==> v21: inputs <==
==> flow/design.v <==
module decoder(
input [1:0]alu_fn,
output reg arith_enable,cmp_enable,logic_enable,shift_enable
);
always @(*) begin
        arith_enable=0;
        logic_enable=0;
        cmp_enable=0;
        shift_enable=0;
    case (alu_fn)
       2'b00: arith_enable=1;
       2'b01: logic_enable=1;
       2'b10: cmp_enable=1;
       2'b11: shift_enable=1;
    endcase
end
endmodule
module arith_unit#(parameter in_data_width=16,out_data_width=32)(
input signed [in_data_width-1:0]A,B,
input clk,rst,arith_enable,
input [1:0]alu_fn,
output  carry_out,
output reg arith_flag,
output reg signed[out_data_width-1:0]arith_out
);
assign carry_out=arith_out[in_data_width];
always @(posedge clk , negedge rst) begin
    if(!rst)begin
        arith_flag<=0;
        arith_out<=0;
    end
    else if(arith_enable) begin
        arith_flag<=1;
    case (alu_fn)
        2'b00: arith_out<=A + B;
        2'b01: arith_out<=A - B;
        2'b10: arith_out<=A * B;
        2'b11: arith_out<=(B == 0) ? 0 : A / B;
    endcase
    end
    else begin
        arith_flag<=0;
        arith_out<=0;
    end
end
endmodule
module logic_unit#(parameter in_data_width=16,out_data_width=16)(
input signed[in_data_width-1:0]  A,B,
input clk,rst,logic_enable,
input [1:0]alu_fn,
output reg logic_flag,
output reg [out_data_width-1:0]logic_out
);
reg logic_flag_next;
reg [out_data_width-1:0]logic_out_next;
always @(posedge clk , negedge rst) begin
    if(!rst)begin
        logic_out<=0;
        logic_flag<=0;
    end
    else begin
        logic_out<=logic_out_next;
        logic_flag<=logic_flag_next;
    end    
end
always @(*) begin
    if(logic_enable) begin
        logic_flag_next=1;
    case (alu_fn)
        2'b00: logic_out_next= A & B;
        2'b01: logic_out_next= A | B;
        2'b10: logic_out_next=~(A & B);
        2'b11: logic_out_next=~(A | B);
    endcase
    end
    else begin
        logic_flag_next=0;
        logic_out_next=0;
    end
end
endmodule
module cmp_unit#(parameter in_data_width=16,out_data_width=16)(
input [in_data_width-1:0]A,B,
input clk,rst,cmp_enable,
input [1:0]alu_fn,
output reg cmp_flag,
output reg [out_data_width-1:0]cmp_out
);
always @(posedge clk , negedge rst) begin
    if(!rst)begin
        cmp_out<=0;
        cmp_flag<=0;
    end
    else if(cmp_enable) begin
        cmp_flag<=1;
    case (alu_fn)
        2'b00: cmp_out<=0;
        2'b01: cmp_out<=(A==B)?1:0;
        2'b10: cmp_out<=(A>B)?2:0;
        2'b11: cmp_out<=(A<B)?3:0;
    endcase
    end
    else begin
        cmp_out<=0;
        cmp_flag<=0;
    end
end
endmodule
module shift_unit#(parameter in_data_width=16,out_data_width=16)(
input [in_data_width-1:0]A,B,
input clk,rst,shift_enable,
input [1:0]alu_fn,
output reg shift_flag,
output reg [out_data_width-1:0]shift_out
);
always @(posedge clk , negedge rst) begin
    if(!rst)begin
        shift_flag<=0;
        shift_out<=0;
    end
    else if(shift_enable) begin
        shift_flag<=1;
    case (alu_fn)
        2'b00: shift_out<=A>>1;
        2'b01: shift_out<=A<<1;
        2'b10: shift_out<=B>>1;
        2'b11: shift_out<=B<<1;
    endcase
    end
    else begin
        shift_flag<=0;
        shift_out<=0;
    end
end
endmodule
module parameterized_signed_alu #(parameter in_data_width=16,out_data_width=16,arith_out_data_width=32)(
input signed [in_data_width-1:0]A,B,
input clk,rst,
input [3:0]alu_fn,
output shift_flag,arith_flag,logic_flag,cmp_flag,carry_out,
output [out_data_width-1:0]shift_out,logic_out,cmp_out,
output signed[arith_out_data_width-1:0] arith_out
);
wire arith_enable,shift_enable,logic_enable,cmp_enable;
arith_unit dut0(
.A(A),
.B(B),
.clk(clk),
.rst(rst),
.arith_enable(arith_enable),
.alu_fn(alu_fn[1:0]),
.carry_out(carry_out),
.arith_flag(arith_flag),
.arith_out(arith_out)
);
logic_unit dut1(
.A(A),
.B(B),
.clk(clk),
.rst(rst),
.logic_enable(logic_enable),
.alu_fn(alu_fn[1:0]),
.logic_flag(logic_flag),
.logic_out(logic_out)
);
cmp_unit   dut2(
.A(A),
.B(B),
.clk(clk),
.rst(rst),
.cmp_enable(cmp_enable),
.alu_fn(alu_fn[1:0]),
.cmp_flag(cmp_flag),
.cmp_out(cmp_out)
);
shift_unit dut3(
.A(A),
.B(B),
.clk(clk),
.rst(rst),
.shift_enable(shift_enable),
.alu_fn(alu_fn[1:0]),
.shift_flag(shift_flag),
.shift_out(shift_out)
);
decoder dut4(
.alu_fn(alu_fn[3:2]),
.arith_enable(arith_enable),
.cmp_enable(cmp_enable),
.logic_enable(logic_enable),
.shift_enable(shift_enable)
);
endmodule
==> flow/run.sh <==
#!/bin/bash
# the make line also repeats each setting of config.mk as NAME=value (left out here)
make -C /OpenROAD-flow-scripts/flow DESIGN_CONFIG=/design/flow/config.mk WORK_HOME=/design/flow/orfs CLKGATE_MAP_FILE= finish
==> flow/config.mk <==
export PLATFORM = sky130hd
export DESIGN_NAME = parameterized_signed_alu
export DESIGN_NICKNAME = parameterized_signed_alu
export VERILOG_FILES = /design/flow/design.v
export SDC_FILE = /design/flow/constraint.sdc
export NUM_CORES = 4
export LEC_CHECK = 0
export ABC_AREA = 0
export CAP_MARGIN = 20
export CELL_PAD_IN_SITES_DETAIL_PLACEMENT = 0
export CORE_MARGIN = 2
export CORE_UTILIZATION = 23
export CTS_CLUSTER_DIAMETER = 164
export CTS_CLUSTER_SIZE = 98
export MAX_ROUTING_LAYER = met4
export SLEW_MARGIN = 40
export TNS_END_PERCENT = 10
==> flow/constraint.sdc <==
create_clock -name core_clock -period 86.1 [get_ports {clk}]
set_input_delay 17.2200 -clock core_clock [delete_from_list [all_inputs] [get_ports {clk}]]
set_output_delay 17.2200 -clock core_clock [all_outputs]
set_load 0.01 [all_outputs]
==> v7: changes against v21 <==
ABC_AREA = not set   (was 0)
CELL_PAD_IN_SITES_DETAIL_PLACEMENT = not set   (was 0)
CORE_UTILIZATION = 66   (was 23)
CTS_CLUSTER_DIAMETER = not set   (was 164)
CTS_CLUSTER_SIZE = not set   (was 98)
SLEW_MARGIN = 20   (was 40)
TNS_END_PERCENT = 5   (was 10)
==> flow/constraint.sdc (replaced) <==
create_clock -name core_clock -period 79.2 [get_ports {clk}]
set_input_delay 15.8400 -clock core_clock [delete_from_list [all_inputs] [get_ports {clk}]]
set_output_delay 15.8400 -clock core_clock [all_outputs]
set_load 0.01 [all_outputs]
==> v15: changes against v21 <==
ABC_AREA = 1   (was 0)
CAP_MARGIN = 35   (was 20)
CORE_UTILIZATION = 68   (was 23)
CTS_CLUSTER_DIAMETER = 27   (was 164)
CTS_CLUSTER_SIZE = 74   (was 98)
TNS_END_PERCENT = not set   (was 10)
==> flow/constraint.sdc (replaced) <==
create_clock -name core_clock -period 116.0 [get_ports {clk}]
set_input_delay 23.2000 -clock core_clock [delete_from_list [all_inputs] [get_ports {clk}]]
set_output_delay 23.2000 -clock core_clock [all_outputs]
set_load 0.01 [all_outputs]
==> v25: changes against v21 <==
ABC_AREA = not set   (was 0)
CELL_PAD_IN_SITES_DETAIL_PLACEMENT = not set   (was 0)
CORE_UTILIZATION = 50   (was 23)
CTS_CLUSTER_DIAMETER = not set   (was 164)
CTS_CLUSTER_SIZE = not set   (was 98)
MAX_ROUTING_LAYER = not set   (was met4)
SLEW_MARGIN = 20   (was 40)
TNS_END_PERCENT = not set   (was 10)
==> flow/constraint.sdc (replaced) <==
create_clock -name core_clock -period 72.6 [get_ports {clk}]
set_input_delay 14.5200 -clock core_clock [delete_from_list [all_inputs] [get_ports {clk}]]
set_output_delay 14.5200 -clock core_clock [all_outputs]
set_load 0.01 [all_outputs]
==> comparison table <==
quantity	v7	v15	v21	v25
Outcome	aborted with a tool error	no timing/DRC/antenna violations	no timing/DRC/antenna violations	complete, but fails checks
Stage where the flow stopped	5_1_grt	-	-	-
Reasons for failing layout checks	-	-	-	setup timing
Total of plain and repair buffers excluding clock buffers	-	176	539	2,334
Final Cycle Share	-	91.5%	96.9%	103%
Number of nets in the layout	-	7,616	7,311	9,109
DRC viols	-	0	0	0
Kind of capture point of the worst setup path	-	flop	flop	flop
Hold Path Class	-	input port to async pin	input port to async pin	input port to async pin
Signal buf overhead	-	3.53%	8.58%	27.0%
Simple Share, Synth	21.2%	25.9%	21.2%	21.2%
Area leader share	19.1%	19.3%	19.1%	19.1%
Worst slew margin relative to its limit	-	34.7%	41.0%	25.5%
Post-route setup TNS	-	0 ns	0 ns	-70.90 ns
Setup slack of the critical path after layout	-	9.89 ns	2.63 ns	-2.52 ns
Mean number of vias per cell	-	5.72	5.24	5.89
Highest routing layer actually used	-	met4	met4	met5
Via count	-	42,900	46,400	54,800
Final Max-Slew Violation Tally	-	0	0	0
Final Util	-	71.7%	28.0%	78.6%
OpenROAD warning count	-	62	60	63
Count of final hold-check violations	-	0	0	0
Cell with the largest stage delay on the worst path	-	sky130_fd_sc_hd__inv_2	sky130_fd_sc_hd__or4b_4	sky130_fd_sc_hd__or4_4
Post-Syn Area per Cell	7.40 sq um	6.62 sq um	7.40 sq um	7.40 sq um
